## job 103
==> flow/design.v <==
module uart_rx#(
	parameter CLK_FRE 	= 50,
	parameter UART_RATE = 115200
	) (
	input 				clk,    
	input 				rst_n,
	output 	 			recv_en,	
	output reg 	[ 7:0] 	recv_data,	
	input 				rx_pin 
);
parameter  RATE_CNT = (CLK_FRE * 1000_000 / UART_RATE) - 1;
reg [10:0] clk_cnt;
localparam WAIT = 2'd0, START = 2'd1, RECV = 2'd2, STOP = 2'd3;
reg [1:0] state;
assign recv_en = clk_cnt == RATE_CNT * 3 / 2;
reg [ 7:0] recv_data_r;
reg [ 2:0] recv_cnt;
always@(posedge clk)
	if(!rst_n)begin
		state 		<= WAIT;
		clk_cnt 	<= 0;
		recv_data 	<= 0;
	end
	else
	case(state)
		WAIT:
			if(!rx_pin)begin 
				recv_cnt <= 'd0;
				state <= START;
			end
		START:begin 
			if(clk_cnt == RATE_CNT / 2)begin 
				clk_cnt <= 0;
				state <= RECV;
			end
			else
				clk_cnt <= clk_cnt + 1;
		end
		RECV:begin 
			if(clk_cnt == RATE_CNT)begin 
				clk_cnt <= 0;
				recv_data_r[recv_cnt] <= rx_pin;
				recv_cnt <= recv_cnt + 1;
				state <= (recv_cnt == 7 )?STOP : RECV ;
			end
			else
				clk_cnt <= clk_cnt + 1;
		end
		STOP:begin 
			recv_data <= recv_data_r;
			if(clk_cnt == RATE_CNT * 3 / 2)begin 
				clk_cnt <= 0;
				state <= WAIT;
			end
			else 
				clk_cnt <= clk_cnt + 1;
		end
	endcase
endmodule
module uart_tx#(
	parameter CLK_FRE 	= 50,
	parameter UART_RATE = 115200
	) (
	input 				clk,    
	input 				rst_n,
	input 				send_en ,	
	output 	 			send_busy ,	
	input 		[ 7:0] 	send_data ,	
	output reg 			tx_pin
);
parameter  RATE_CNT = (CLK_FRE * 1000_000 / UART_RATE) - 1;
reg [10:0] clk_cnt;
localparam WAIT = 2'd0, START = 2'd1, SEND = 2'd2, STOP = 2'd3;
reg [1:0] state;
assign send_busy = state != WAIT;
reg [ 7:0] send_data_r;
reg [ 2:0] send_cnt;
always@(posedge clk)
	if(!rst_n)begin
		state 	<= WAIT;
		clk_cnt <= 0;
		tx_pin 	<= 1;
	end
	else
	case(state)
		WAIT:
			if(send_en)begin 
				send_data_r <= send_data;
				send_cnt <= 'd0;
				state <= START;
			end
		START:begin 
			tx_pin <= 0;
			if(clk_cnt == RATE_CNT)begin 
				clk_cnt <= 0;
				state <= SEND;
			end
			else
				clk_cnt <= clk_cnt + 1;
		end
		SEND:begin 
			tx_pin <= send_data_r[send_cnt];
			if(clk_cnt == RATE_CNT)begin 
				clk_cnt <= 0;
				send_cnt <= send_cnt + 1;
				state <= (send_cnt == 7 )?STOP : SEND ;
			end
			else
				clk_cnt <= clk_cnt + 1;
		end
		STOP:begin 
			tx_pin <= 1;
			if(clk_cnt == RATE_CNT)begin 
				clk_cnt <= 0;
				state <= WAIT;
			end
			else
				clk_cnt <= clk_cnt + 1;
		end
	endcase
endmodule
module uart_top (
	input 		clk,    
	input 		rst_n,
	input 		uart_rx,
	output		uart_tx
);
parameter CLK_FRE 		= 50;
parameter UART_RATE 	= 115200;
localparam SEND = 2'd0, WAIT = 2'd1;
reg [1:0] state;
reg  [31:0] wait_cnt;
reg  [ 7:0] send_cnt;
reg  [ 7:0] send_data;
reg  	    send_en;
wire [ 7:0] recv_data;
wire 		recv_en;
wire 		send_busy;
parameter 	ENG_NUM  = 9; 
parameter 	CHE_NUM  = 2; 
parameter 	DATA_NUM = CHE_NUM * 3 + ENG_NUM;  
wire [ DATA_NUM * 8 - 1:0] char_data = {8'hE4,8'hBD,8'hA0,8'hE5,8'hA5,8'hBD,"  World","\r\n"};
wire [ 7:0] char_byte = (send_cnt < DATA_NUM) ? char_data[ (DATA_NUM - 1 - send_cnt) * 8 +: 8] : 8'h00;
always@(posedge clk)
	if(!rst_n)begin
		state 		<= SEND;
		wait_cnt 	<= 0;
		send_cnt 	<= 0;
		send_en 	<= 'b0;
	end
	else
	case(state)
		SEND:begin  
			if(send_cnt == DATA_NUM + 1)begin 
				send_en 	<= 'b0;
				send_cnt 	<=  0;
				state 		<= WAIT;
			end
			else if(!send_busy)begin
				send_en 	<= 'b1;
				send_data 	<= char_byte;
				send_cnt 	<= send_cnt + 1;
			end
		end
		WAIT: 
			if(wait_cnt == CLK_FRE * 1000_000)begin 
				wait_cnt <= 0;
				state <= SEND;
			end
			else begin
				send_en <= recv_en;
				send_data <= recv_data;
				wait_cnt <= wait_cnt + 1;
			end
	endcase
uart_tx #(
	.CLK_FRE 	(CLK_FRE 	),
	.UART_RATE 	(UART_RATE 	)
	)uart_tx_m0(
	.clk 		(clk 		),
	.rst_n 		(rst_n 		),
	.send_en 	(send_en 	),
	.send_busy 	(send_busy 	),
	.send_data 	(send_data 	),
	.tx_pin 	(uart_tx 	)
	);
uart_rx #(
	.CLK_FRE 	(CLK_FRE 	),
	.UART_RATE 	(UART_RATE 	)
	)uart_rx_m0(
	.clk 		(clk 		),
	.rst_n 		(rst_n 		),
	.recv_en 	(recv_en 	),
	.recv_data 	(recv_data 	),
	.rx_pin 	(uart_rx 	)
	);
endmodule
make LEC_CHECK=0 ABC_AREA=1 CAP_MARGIN=20 CELL_PAD_IN_SITES_DETAIL_PLACEMENT=1 CORE_ASPECT_RATIO=0.66 CORE_MARGIN=2 CORE_UTILIZATION=40 CTS_CLUSTER_DIAMETER=272 GPL_TIMING_DRIVEN=0 MAX_ROUTING_LAYER=met4 SLEW_MARGIN=0 TNS_END_PERCENT=40 finish   # period 7.64 ns
run.sh (not shown) runs the stock make flow with config.mk's settings and CLKGATE_MAP_FILE=.
Job 103 went all the way through synthesis, placement and routing and the layout is clean on timing, DRC and antenna.
Relative to job 103, the following input files were edited for job 101:
==> flow/config.mk <==
export PLATFORM = sky130hd
export DESIGN_NAME = uart_top
export DESIGN_NICKNAME = uart_top
export VERILOG_FILES = /design/flow/design.v
export SDC_FILE = /design/flow/constraint.sdc
export NUM_CORES = 4
export LEC_CHECK = 0
export CAP_MARGIN = 20
export CORE_MARGIN = 2
export CORE_UTILIZATION = 40
export SLEW_MARGIN = 20
==> flow/constraint.sdc <==
create_clock -name core_clock -period 20.0 [get_ports {clk}]
set_input_delay 4.0000 -clock core_clock [delete_from_list [all_inputs] [get_ports {clk}]]
set_output_delay 4.0000 -clock core_clock [all_outputs]
set_load 0.01 [all_outputs]
## What came out
- Depth of the most critical reg-to-reg path in job 101 is 4 below job 103.
- Diff job 103 -> job 101: total of plain and repair buffers excluding clock buffers moved down; proportion of power drawn by flip-flops and latches saw an increase.
- Both conditions hold for job 101: the flow ran to the end and the final layout passed the timing, design-rule and antenna checks.
- Measured against job 101, the number of global-route vias before repair of job 103 comes out at 1.4 times the reference value.
- Delta (job 101 minus job 103): final area shows a reduction of about 9%; fraction of power consumed by the clock network climbed 3.1 points; critical path depth moved down; wire length saw a decrease.
No activity file was given, so power comes from the tool's default toggle rates.
